Design mac_unit, start of the top module:
module mac_unit(input clk,en,clr,
                input [15:0]a,b,
                output [39:0]c);
For scale: ~170 flip-flops.
Settings: LEC_CHECK=0, ABC_AREA=0, CAP_MARGIN=5, CELL_PAD_IN_SITES_DETAIL_PLACEMENT=0, CELL_PAD_IN_SITES_GLOBAL_PLACEMENT=1, CORE_MARGIN=2, CORE_UTILIZATION=72, CTS_CLUSTER_DIAMETER=68, CTS_CLUSTER_SIZE=17, GPL_ROUTABILITY_DRIVEN=0, MAX_ROUTING_LAYER=met4, SETUP_SLACK_MARGIN=2.05, SLEW_MARGIN=20; clock period 6.93 ns.
run.sh (not shown) runs the stock make flow with config.mk's settings and CLKGATE_MAP_FILE=.
The starting point ended with an error in global placement without I/O.
Rerun with:
ABC_AREA = 1   (was 0)
CAP_MARGIN = 20   (was 5)
CELL_PAD_IN_SITES_DETAIL_PLACEMENT = not set   (was 0)
CELL_PAD_IN_SITES_GLOBAL_PLACEMENT = not set   (was 1)
CTS_CLUSTER_DIAMETER = not set   (was 68)
CTS_CLUSTER_SIZE = 98   (was 17)
GPL_ROUTABILITY_DRIVEN = not set   (was 0)
MAX_ROUTING_LAYER = not set   (was met4)
SETUP_SLACK_MARGIN = not set   (was 2.05)
clock period = 6.57 ns   (was 6.93 ns; I/O delays follow)
Outcome:
- This time the run completed, yet does not pass: setup timing
- synthesized cell count rose by about 44%
- synthesized area rose by about 10%
- die area rose by about 10%
Rerun with:
ABC_AREA = not set   (was 1)
CORE_UTILIZATION = 40   (was 72)
CTS_CLUSTER_SIZE = not set   (was 98)
clock period = 13.5 ns   (was 6.57 ns; I/O delays follow)
- The new run completed with no timing, DRC or antenna violations
- sequential share of layout area rose by 2.5 points
- final cell count decreases by about 20%
- clock skew barely changes
- global-route usage fell by 22 points
- setup slack is better by 7100 ps
- final area decreases by 13%
- synthesized area goes down by 9.4%
- via count is lower by about 30%
- hold slack hardly moves
- clock-buffer cell count does not change
Rerun with:
ABC_AREA = 1   (was not set)
CELL_PAD_IN_SITES_DETAIL_PLACEMENT = 2   (was not set)
CELL_PAD_IN_SITES_GLOBAL_PLACEMENT = 3   (was not set)
CORE_MARGIN = 6   (was 2)
CORE_UTILIZATION = 17   (was 40)
CTS_CLUSTER_SIZE = 41   (was not set)
GPL_ROUTABILITY_DRIVEN = 0   (was not set)
GPL_TIMING_DRIVEN = 1   (was not set)
HOLD_SLACK_MARGIN = 0.23   (was not set)
PLACE_DENSITY_LB_ADDON = 0.16   (was not set)
SLEW_MARGIN = 35   (was 20)
This time the run completed, yet does not pass: setup timing.
Clock skew increases by 8.5 ps.
Cell count increases by 67%.
Area after synthesis increases by 10%.
Cell area increases by 16%.
Maximum frequency decreases by 1.4%.
Count of clock-buffer cells in the layout increases by 1.
Global-route usage decreases by 5.3 points.
Hold slack is worse by 14 ps.
Core utilization decreases by 26 points.

========
run A:
mac_unit again, from the RTL that the note above started with.
==> flow/config.mk <==
export PLATFORM = sky130hd
export DESIGN_NAME = mac_unit
export DESIGN_NICKNAME = mac_unit
export VERILOG_FILES = /design/flow/design.v
export SDC_FILE = /design/flow/constraint.sdc
export NUM_CORES = 4
export LEC_CHECK = 0
export ABC_AREA = 1
export CAP_MARGIN = 20
export CORE_ASPECT_RATIO = 0.5
export CORE_MARGIN = 2
export CORE_UTILIZATION = 72
export CTS_CLUSTER_DIAMETER = 400
export CTS_CLUSTER_SIZE = 98
export HOLD_SLACK_MARGIN = 0.28
export PLACE_DENSITY = 0.36
export SETUP_SLACK_MARGIN = 1.54
export SLEW_MARGIN = 20
export TNS_END_PERCENT = 10
==> flow/constraint.sdc <==
create_clock -name core_clock -period 6.57 [get_ports {clk}]
set_input_delay 1.3140 -clock core_clock [delete_from_list [all_inputs] [get_ports {clk}]]
set_output_delay 1.3140 -clock core_clock [all_outputs]
set_load 0.01 [all_outputs]
Finished, but not clean: run A, with setup timing.
Input-level comparison between run B and run A:
Settings: a deleted PLACE_DENSITY that had been 0.36; a deleted CTS_CLUSTER_DIAMETER that had been 400; a change of SETUP_SLACK_MARGIN from 1.54 to 1.8; a deleted CORE_ASPECT_RATIO that had been 0.5; a deleted HOLD_SLACK_MARGIN that had been 0.28; a change of CORE_UTILIZATION from 72 to 70; a deleted TNS_END_PERCENT that had been 10; a deleted CTS_CLUSTER_SIZE that had been 98; a change of the clock period (ns, I/O delays scaled along) from 6.57 to 13.9.
## What came out
- Taking run A as the reference, in run B storage element area neither gained nor lost much, final area lost 2.9%.
- Comparing run A and run B, the lower first-iteration DRC count was measured on run B.
- Run B vs. run A: final critical-path setup slack higher; hold slack roughly the same; detailed-route via count lower.
- Total core area for run B: about 5% up relative to run A
- Run B completed every stage of the flow, and the final layout passed the timing, DRC and antenna checks.
- Looking at critical path data required time, run B sits 7300 ps above run A.
Input changes introduced in run C (baseline for comparison: run B):
Settings: changing SETUP_SLACK_MARGIN from 1.8 to 2.37; changing the clock period (ns, I/O delays scaled along) from 13.9 to 13.6.
==> comparison <==
- Run C was carried through to the last stage, and its layout satisfied the timing, DRC and antenna checks.
- Diff run B -> run C: tapcell count ~0 delta, total negative slack neither gained nor lost much, fraction of standard cell area that is sequential flat, synthesized netlist net count closely matched the old numbers.

========
build 6:
Starting RTL as in the previous note.
clock: 9.96 ns
lec_check: 0
cap_margin: 5
core_margin: 2
core_utilization: 68
cts_cluster_diameter: 29
cts_cluster_size: 86
hold_slack_margin: -0.09
max_routing_layer: met4
setup_slack_margin: 1.23
slew_margin: 20
To summarise build 6: no stage aborted, but the layout did not pass its checks, failing on setup timing.
Setup changes, build 6 to build 48
- a deleted CTS_CLUSTER_SIZE that had been 86
- a deleted HOLD_SLACK_MARGIN that had been -0.09
- a change of CAP_MARGIN from 5 to 20
- a change of CORE_UTILIZATION from 68 to 40
- a deleted CTS_CLUSTER_DIAMETER that had been 29
- a deleted MAX_ROUTING_LAYER that had been met4
- a deleted SETUP_SLACK_MARGIN that had been 1.23
- a change of the clock period (ns, I/O delays scaled along) from 9.96 to 9.88
Notes after the runs:
Against build 6, build 48 comes in 10 higher on number of nets in the layout.
Non-clock buffer count, build 48 vs build 6: up by a few percent
Build 48 ends up with higher layout overhead on the synthesized area than build 6 does.
The flow completed for build 48, but it is not clean: the layout still shows setup timing.
Relative to build 48, the following input files were edited for build 19:
- CORE_UTILIZATION changed from 40 to 68
- CTS_CLUSTER_SIZE newly set to 86
- SETUP_SLACK_MARGIN newly set to 0.22
- the clock period (ns, I/O delays scaled along) changed from 9.88 to 9.96
Findings:
- In build 19 relative to build 48, die size had gone down by more than a quarter.
- The more densely filled core belongs to build 19, not build 48.
- Build 19 -> stages 100% | layout checks FAIL | setup timing
- When the final numbers for build 19 and build 48 were put side by side, the final setup violation count turned out to be greater in build 48.

========
quartz:
Starting RTL as in the previous note.
Settings: LEC_CHECK=0, ABC_AREA=1, CAP_MARGIN=5, CELL_PAD_IN_SITES_DETAIL_PLACEMENT=1, CELL_PAD_IN_SITES_GLOBAL_PLACEMENT=1, CORE_ASPECT_RATIO=0.5, CORE_MARGIN=2, CORE_UTILIZATION=27, CTS_CLUSTER_DIAMETER=360, CTS_CLUSTER_SIZE=34, GPL_ROUTABILITY_DRIVEN=1, HOLD_SLACK_MARGIN=0.19, MAX_ROUTING_LAYER=met4, PLACE_DENSITY=0.63, SLEW_MARGIN=5; clock period 7.58 ns.
Final checks on quartz, whose flow otherwise completed, came back failing, citing setup timing.
[inputs] amber vs quartz
==> flow/config.mk <==
export PLATFORM = sky130hd
export DESIGN_NAME = mac_unit
export DESIGN_NICKNAME = mac_unit
export VERILOG_FILES = /design/flow/design.v
export SDC_FILE = /design/flow/constraint.sdc
export NUM_CORES = 4
export LEC_CHECK = 0
export ABC_AREA = 0
export CAP_MARGIN = 25
export CELL_PAD_IN_SITES_DETAIL_PLACEMENT = 0
export CELL_PAD_IN_SITES_GLOBAL_PLACEMENT = 1
export CORE_MARGIN = 9
export CORE_UTILIZATION = 40
export CTS_CLUSTER_DIAMETER = 254
export CTS_CLUSTER_SIZE = 34
export GPL_ROUTABILITY_DRIVEN = 0
export GPL_TIMING_DRIVEN = 0
export MAX_ROUTING_LAYER = met4
export PLACE_DENSITY = 0.63
export SETUP_SLACK_MARGIN = -0.46
export SLEW_MARGIN = 20
export TNS_END_PERCENT = 5
Findings:
In amber, final hold slack is lower than in quartz. Measured against each other, quartz and amber differ in non-clock buffer count, the higher figure coming from quartz. | violation count after the first detailed-routing iteration | higher: quartz |. The run with more routed wire is quartz, not amber. [compare] base=quartz new=amber: met3 global-route usage shows a reduction of 0.41 points, final area fell 16%, and-or/or-and share of the synthesized area went up 2.0 points. amber vs quartz: cell count down by more than a quarter. Each of quartz and amber falls short of a clean finish. In amber the implementation ran to completion but is not tape-out ready, as the final checks report setup timing.
Input-level comparison between yarrow and amber:
diff --git a/flow/config.mk b/flow/config.mk
--- a/flow/config.mk
+++ b/flow/config.mk
@@ -11,4 +11,4 @@
 export CELL_PAD_IN_SITES_GLOBAL_PLACEMENT = 1
-export CORE_MARGIN = 9
-export CORE_UTILIZATION = 40
+export CORE_MARGIN = 2
+export CORE_UTILIZATION = 55
 export CTS_CLUSTER_DIAMETER = 254
@@ -16,3 +16,2 @@
 export GPL_ROUTABILITY_DRIVEN = 0
-export GPL_TIMING_DRIVEN = 0
 export MAX_ROUTING_LAYER = met4
What the final checks of yarrow revealed, after a flow that finished every stage, was a layout that fails on setup timing. Between yarrow and amber, the final hold slack is lower for amber. Detailed-route wire length on metal 1, yarrow and amber: higher on amber. The post-DP HPWL of yarrow falls short of that of amber by 5.4%. Cell area after placement ended up 3.3% higher on yarrow than on amber. [yarrow] worst setup slack rose 380 ps relative to amber. Changes observed in yarrow relative to amber: post-synthesis mux area share was more or less identical; area added between synthesis and finish went up by 2.5 points.
Inputs modified between yarrow and willow:
diff --git a/flow/config.mk b/flow/config.mk
--- a/flow/config.mk
+++ b/flow/config.mk
@@ -7,9 +7,8 @@
 export LEC_CHECK = 0
-export ABC_AREA = 0
+export ABC_AREA = 1
 export CAP_MARGIN = 25
 export CELL_PAD_IN_SITES_DETAIL_PLACEMENT = 0
-export CELL_PAD_IN_SITES_GLOBAL_PLACEMENT = 1
+export CELL_PAD_IN_SITES_GLOBAL_PLACEMENT = 0
 export CORE_MARGIN = 2
-export CORE_UTILIZATION = 55
-export CTS_CLUSTER_DIAMETER = 254
+export CORE_UTILIZATION = 61
 export CTS_CLUSTER_SIZE = 34
@@ -20,2 +19 @@
 export SLEW_MARGIN = 20
-export TNS_END_PERCENT = 5
==> flow/constraint.sdc <==
create_clock -name core_clock -period 11.3 [get_ports {clk}]
set_input_delay 2.2600 -clock core_clock [delete_from_list [all_inputs] [get_ports {clk}]]
set_output_delay 2.2600 -clock core_clock [all_outputs]
set_load 0.01 [all_outputs]
[summary]
- The source-to-sink clock delay at the later pin of the worst-skew pair of yarrow and that of willow are within noise of each other.
- willow finished all stages; however, its layout fails the closing checks, the failures being setup timing.
- [compare] base=yarrow new=willow: worst path buffer plus inverter count lower, wire length after detailed routing has increased, and-or/or-and share of the synthesized area has decreased.
#### Input delta (onyx over willow)
diff --git a/flow/config.mk b/flow/config.mk
--- a/flow/config.mk
+++ b/flow/config.mk
@@ -8,3 +8,3 @@
 export ABC_AREA = 1
-export CAP_MARGIN = 25
+export CAP_MARGIN = 5
 export CELL_PAD_IN_SITES_DETAIL_PLACEMENT = 0
@@ -12,3 +12,4 @@
 export CORE_MARGIN = 2
-export CORE_UTILIZATION = 61
+export CORE_UTILIZATION = 72
+export CTS_CLUSTER_DIAMETER = 103
 export CTS_CLUSTER_SIZE = 34
@@ -16,4 +17,4 @@
 export MAX_ROUTING_LAYER = met4
-export PLACE_DENSITY = 0.63
-export SETUP_SLACK_MARGIN = -0.46
-export SLEW_MARGIN = 20
+export PLACE_DENSITY_LB_ADDON = 0.01
+export SETUP_SLACK_MARGIN = -1.06
+export SLEW_MARGIN = 30
==> results <==
From the logs: onyx reached the end of the flow and failed the layout checks with setup timing.
Run comparison: willow worst setup path endpoint a1.acc[37]$_SDFFE_PP0P_; onyx worst setup path endpoint a1.acc[32]$_SDFFE_PP0P_
Changes in juniper relative to onyx:
diff --git a/flow/config.mk b/flow/config.mk
--- a/flow/config.mk
+++ b/flow/config.mk
@@ -18,3 +18,3 @@
 export PLACE_DENSITY_LB_ADDON = 0.01
-export SETUP_SLACK_MARGIN = -1.06
+export SETUP_SLACK_MARGIN = 1.61
 export SLEW_MARGIN = 30
- juniper — total number of vias 3.5% higher, onyx as reference
- The run showing the smaller post-route minimum period is onyx.
- For onyx, the endpoint of the worst setup timing path was a1.acc[32]$_SDFFE_PP0P_, unlike juniper, where it was a1.acc[38]$_SDFFE_PP0P_.
- Relative to onyx, worst endpoint data arrival time increased by 120 ps in juniper.
- Finished, but not clean: juniper, with setup timing.

========
P:
mac_unit again, from the RTL that the note above started with.
==> flow/design.v (excerpt) <==
module mac_unit(input clk,en,clr,
                input [15:0]a,b,
                output [39:0]c);
export LEC_CHECK = 0
export ABC_AREA = 1
export CAP_MARGIN = 5
export CELL_PAD_IN_SITES_DETAIL_PLACEMENT = 0
export CELL_PAD_IN_SITES_GLOBAL_PLACEMENT = 0
export CORE_MARGIN = 2
export CORE_UTILIZATION = 72
export CTS_CLUSTER_DIAMETER = 84
export CTS_CLUSTER_SIZE = 82
export GPL_ROUTABILITY_DRIVEN = 0
export MAX_ROUTING_LAYER = met4
export PLACE_DENSITY_LB_ADDON = 0.01
export SETUP_SLACK_MARGIN = -0.46
export SLEW_MARGIN = 30
create_clock -name core_clock -period 11.3 [get_ports {clk}]
P: flow complete, layout not clean; failing: setup timing
#### Input delta (Q over P)
# P
export LEC_CHECK = 0
export ABC_AREA = 1
export CAP_MARGIN = 5
export CELL_PAD_IN_SITES_DETAIL_PLACEMENT = 0
export CELL_PAD_IN_SITES_GLOBAL_PLACEMENT = 0
export CORE_MARGIN = 2
export CORE_UTILIZATION = 72
export CTS_CLUSTER_DIAMETER = 84
export CTS_CLUSTER_SIZE = 82
export GPL_ROUTABILITY_DRIVEN = 0
export MAX_ROUTING_LAYER = met4
export PLACE_DENSITY_LB_ADDON = 0.01
export SETUP_SLACK_MARGIN = -0.46
export SLEW_MARGIN = 30
create_clock -name core_clock -period 11.3 [get_ports {clk}]
# Q
export LEC_CHECK = 0
export CAP_MARGIN = 20
export CORE_MARGIN = 2
export CORE_UTILIZATION = 72
export SLEW_MARGIN = 20
create_clock -name core_clock -period 9.89 [get_ports {clk}]
Notes after the runs:
- Final checks on Q, whose flow otherwise completed, came back failing, citing setup timing.
- Number of standard cells in the final layout excluding fillers: Q and P compared, higher one is P
- Per the comparison of Q with P, fraction of the mapped netlist area in simple logic gates decreased 2.7 points.
- CTS clock-pin slew for the worst setup and hold paths across Q and P: no real change.
- | worst setup slack | Q vs P | worse |
- Final clock period utilization by the worst path in Q is 15 points higher than in P
- Max worst path required time across Q and P: P
- Compare Q and P | compound-gate portion of the synthesized area higher: Q
- The number of unique standard cell types used by synthesis of Q exceeds that of P by about 65%.
Input changes introduced in R (baseline for comparison: Q):
# Q
export LEC_CHECK = 0
export CAP_MARGIN = 20
export CORE_MARGIN = 2
export CORE_UTILIZATION = 72
export SLEW_MARGIN = 20
create_clock -name core_clock -period 9.89 [get_ports {clk}]
# R
export LEC_CHECK = 0
export CAP_MARGIN = 20
export CORE_MARGIN = 2
export CORE_UTILIZATION = 65
export CTS_CLUSTER_SIZE = 86
export SETUP_SLACK_MARGIN = 0.15
export SLEW_MARGIN = 20
create_clock -name core_clock -period 9.96 [get_ports {clk}]
## What came out
R finished every stage; the final checks, however, were not passed, the failures being setup timing. Taking Q as the reference, in R depth of the CTS H-tree roughly the same; worst setup slack now sits higher.
Inputs modified between R and S:
# R
export LEC_CHECK = 0
export CAP_MARGIN = 20
export CORE_MARGIN = 2
export CORE_UTILIZATION = 65
export CTS_CLUSTER_SIZE = 86
export SETUP_SLACK_MARGIN = 0.15
export SLEW_MARGIN = 20
create_clock -name core_clock -period 9.96 [get_ports {clk}]
# S
export LEC_CHECK = 0
export CAP_MARGIN = 20
export CORE_MARGIN = 2
export CORE_UTILIZATION = 13
export SLEW_MARGIN = 20
create_clock -name core_clock -period 19.7 [get_ports {clk}]
S did not stop at any stage, and its layout met the timing, DRC and antenna checks. On clock buffer and inverter area fraction after layout, S and R are neck and neck. The area added between synthesis and finish in S was lower than what R gave. S: slew at the pin with the worst max-slew slack is 160 ps higher than what R reported. Final critical-path required period sits higher in S than in R. Of the two values seen for highest routing layer actually used, met4 was produced by R and met5 by S.
